==> inputs of v18 <==
==> flow/design.v (excerpt) <==
module top_module_d11(
    i_clk,
    i_reset,
    i_start,
    i_load,
    i_enc_dec,
    i_pt1,
    i_pt2,
    i_key1,
    i_key2,
    i_r,
    o_ct1,
    o_ct2,
    o_done
);
clock: 4.24 ns
lec_check: 0
abc_area: 0
cap_margin: 25
cell_pad_in_sites_global_placement: 0
core_aspect_ratio: 0.71
core_margin: 2
core_utilization: 66
cts_cluster_diameter: 364
hold_slack_margin: 0.01
setup_slack_margin: -0.22
slew_margin: 25
run.sh (not shown) runs the stock make flow with config.mk's settings and CLKGATE_MAP_FILE=.
==> v38 (differences from v18) <==
- ABC_AREA: 0 -> default
- CAP_MARGIN: 25 -> 20
- CELL_PAD_IN_SITES_GLOBAL_PLACEMENT: 0 -> default
- CORE_ASPECT_RATIO: 0.71 -> default
- CORE_UTILIZATION: 66 -> 67
- CTS_CLUSTER_DIAMETER: 364 -> default
- CTS_CLUSTER_SIZE: default -> 35
- HOLD_SLACK_MARGIN: 0.01 -> default
- MAX_ROUTING_LAYER: default -> met4
- SETUP_SLACK_MARGIN: -0.22 -> default
- SLEW_MARGIN: 25 -> 20
==> flow/constraint.sdc (replaced) <==
create_clock -name core_clock -period 4.04 [get_ports {i_clk}]
set_input_delay 0.8080 -clock core_clock [delete_from_list [all_inputs] [get_ports {i_clk}]]
set_output_delay 0.8080 -clock core_clock [all_outputs]
set_load 0.01 [all_outputs]
==> v27 (differences from v18) <==
- ABC_AREA: 0 -> default
- CAP_MARGIN: 25 -> 20
- CELL_PAD_IN_SITES_GLOBAL_PLACEMENT: 0 -> default
- CORE_ASPECT_RATIO: 0.71 -> default
- CTS_CLUSTER_DIAMETER: 364 -> default
- CTS_CLUSTER_SIZE: default -> 41
- HOLD_SLACK_MARGIN: 0.01 -> default
- MAX_ROUTING_LAYER: default -> met4
- SETUP_SLACK_MARGIN: -0.22 -> -0.3
- SLEW_MARGIN: 25 -> 20
==> flow/constraint.sdc (replaced) <==
create_clock -name core_clock -period 4.09 [get_ports {i_clk}]
set_input_delay 0.8180 -clock core_clock [delete_from_list [all_inputs] [get_ports {i_clk}]]
set_output_delay 0.8180 -clock core_clock [all_outputs]
set_load 0.01 [all_outputs]
==> v20 (differences from v18) <==
- ABC_AREA: 0 -> default
- CAP_MARGIN: 25 -> 20
- CELL_PAD_IN_SITES_GLOBAL_PLACEMENT: 0 -> default
- CORE_ASPECT_RATIO: 0.71 -> default
- CORE_UTILIZATION: 66 -> 70
- CTS_CLUSTER_DIAMETER: 364 -> default
- CTS_CLUSTER_SIZE: default -> 37
- HOLD_SLACK_MARGIN: 0.01 -> default
- SETUP_SLACK_MARGIN: -0.22 -> default
- SLEW_MARGIN: 25 -> 20
==> flow/constraint.sdc (replaced) <==
create_clock -name core_clock -period 4.75 [get_ports {i_clk}]
set_input_delay 0.9500 -clock core_clock [delete_from_list [all_inputs] [get_ports {i_clk}]]
set_output_delay 0.9500 -clock core_clock [all_outputs]
set_load 0.01 [all_outputs]
==> impl.org <==
#+TITLE: Implementation results

** Status
- Run Error :: [ERROR GRT-0232] Routing congestion too high. Check the congestion heatmap in the GUI.
- It got as far as global routing and failed there.
- The run stopped with a tool error.

** CTS
- Number of buffers created by CTS :: 96

** Floorplanning
- Width of the die :: 297 um
- The floorplan has 107 rows.

** Placement
- Per the detailed placement report, the placed cell area equals 69100 um2.
(the above is from v38)
==> impl.org <==
* Implementation run

** Placement
- Cell area after placement :: 68900 um2

** Final timing
- The final report lists the setup-violating endpoint count as 200.
- Minimum setup slack in the final design :: -1.27 ns
- In the final report, the number of pins over their slew limit comes to 3.

** Status
- The run finished, with violations left.
- Failing layout checks were recorded as max-capacitance violations, max-slew violations, negative setup slack.

** Run
- In this run the maximum-capacitance check reported violations numbering 1.

** Layout
- The flow measured a signed area growth from synthesis to layout of 29.4%.

** Floorplanning
- After floorplanning, the core was divided into 108 placement rows.
(the above is from v27)
==> impl.org <==
* Implementation run

** Placement
- Cell area after placement :: 66200 um2

** CTS
- Clock tree synthesis inserted a total of 96 buffers.

** Status
- A clean result was blocked by negative setup slack.
- The run finished, with violations left.

** Floorplanning
- The floorplan step set the die width to 291 um.
- Row count :: 105

** Final timing
- Endpoints with negative setup slack in the final report add up to 16.
- Minimum setup slack in the final design :: -0.135 ns
(the above is from v20)
==> impl.org <==
* Implementation run

** Placement
- Cell area after placement :: 68200 um2

** CTS
- CTS added clock buffers totalling 90.

** Status
- Result of the run :: failed layout checks
- Fail Reasons :: negative setup slack

** Final timing
- Final setup violation count :: 111
- Minimum setup slack in the final design :: -0.345 ns

** Floorplanning
- Width of the die :: 355 um
(the above is from v18)

* * *

==> run F: inputs <==
top_module_d11 again, from the RTL that the note above started with.
Settings: LEC_CHECK=0, ABC_AREA=1, CAP_MARGIN=20, CORE_MARGIN=2, CORE_UTILIZATION=69, CTS_CLUSTER_DIAMETER=366, CTS_CLUSTER_SIZE=99, PLACE_DENSITY=0.36, SETUP_SLACK_MARGIN=0.85, SLEW_MARGIN=20, TNS_END_PERCENT=5; clock period 3.57 ns.
==> inputs of run Y, as changes to run F <==
==> flow/config.mk (replaced) <==
export PLATFORM = sky130hd
export DESIGN_NAME = top_module_d11
export DESIGN_NICKNAME = top_module_d11
export VERILOG_FILES = /design/flow/design.v
export SDC_FILE = /design/flow/constraint.sdc
export NUM_CORES = 4
export LEC_CHECK = 0
export CAP_MARGIN = 20
export CORE_MARGIN = 2
export CORE_UTILIZATION = 40
export SETUP_SLACK_MARGIN = 0.1
export SLEW_MARGIN = 20
==> flow/constraint.sdc (replaced) <==
create_clock -name core_clock -period 6.0 [get_ports {i_clk}]
set_input_delay 1.2000 -clock core_clock [delete_from_list [all_inputs] [get_ports {i_clk}]]
set_output_delay 1.2000 -clock core_clock [all_outputs]
set_load 0.01 [all_outputs]
==> impl_metrics.toml <==
# yosys + openroad results
[outcome]
outcome = "aborted with a tool error"
outcome.stop_stage = "5_1_grt"
stop_error = "[ERROR GRT-0232] Routing congestion too high. Check the congestion heatmap in the GUI."

[placement]
dp_cells = 10100

[floorplan]
chip_area_mm2 = 0.08976

[yosys]
synth.net_count = 8427
synth_top_cell_by_count = "sky130_fd_sc_hd__nand2_1"
synth.cells.most_frequent = "2256 x sky130_fd_sc_hd__nand2_1, 921 x sky130_fd_sc_hd__xor2_1, 645 x sky130_fd_sc_hd__inv_1"
ys_seq_share_pct = 36.59

[clock_tree]
h-tree-depth = 1
# the run above: run F

==> impl_metrics.toml <==
# physical design summary
[worst_setup_path]
critical_path_class = "reg2out"

[floorplan]
chip_area_mm2 = 0.1471

[yosys]
ys_seq_share_pct = 38.29
synth_top_cell_by_count = "sky130_fd_sc_hd__xnor2_1"
synth.net_count = 6480
yosys_area_mm2 = 0.05761
synth.cells.most_frequent = "1317 x sky130_fd_sc_hd__xnor2_1, 573 x sky130_fd_sc_hd__xor2_1, 523 x sky130_fd_sc_hd__nand2_1"

[final_timing]
maxSlewViolCount = 0

[placement]
dp_cells = 8236

[outcome]
outcome = "complete, no violations"
# the run above: run Y

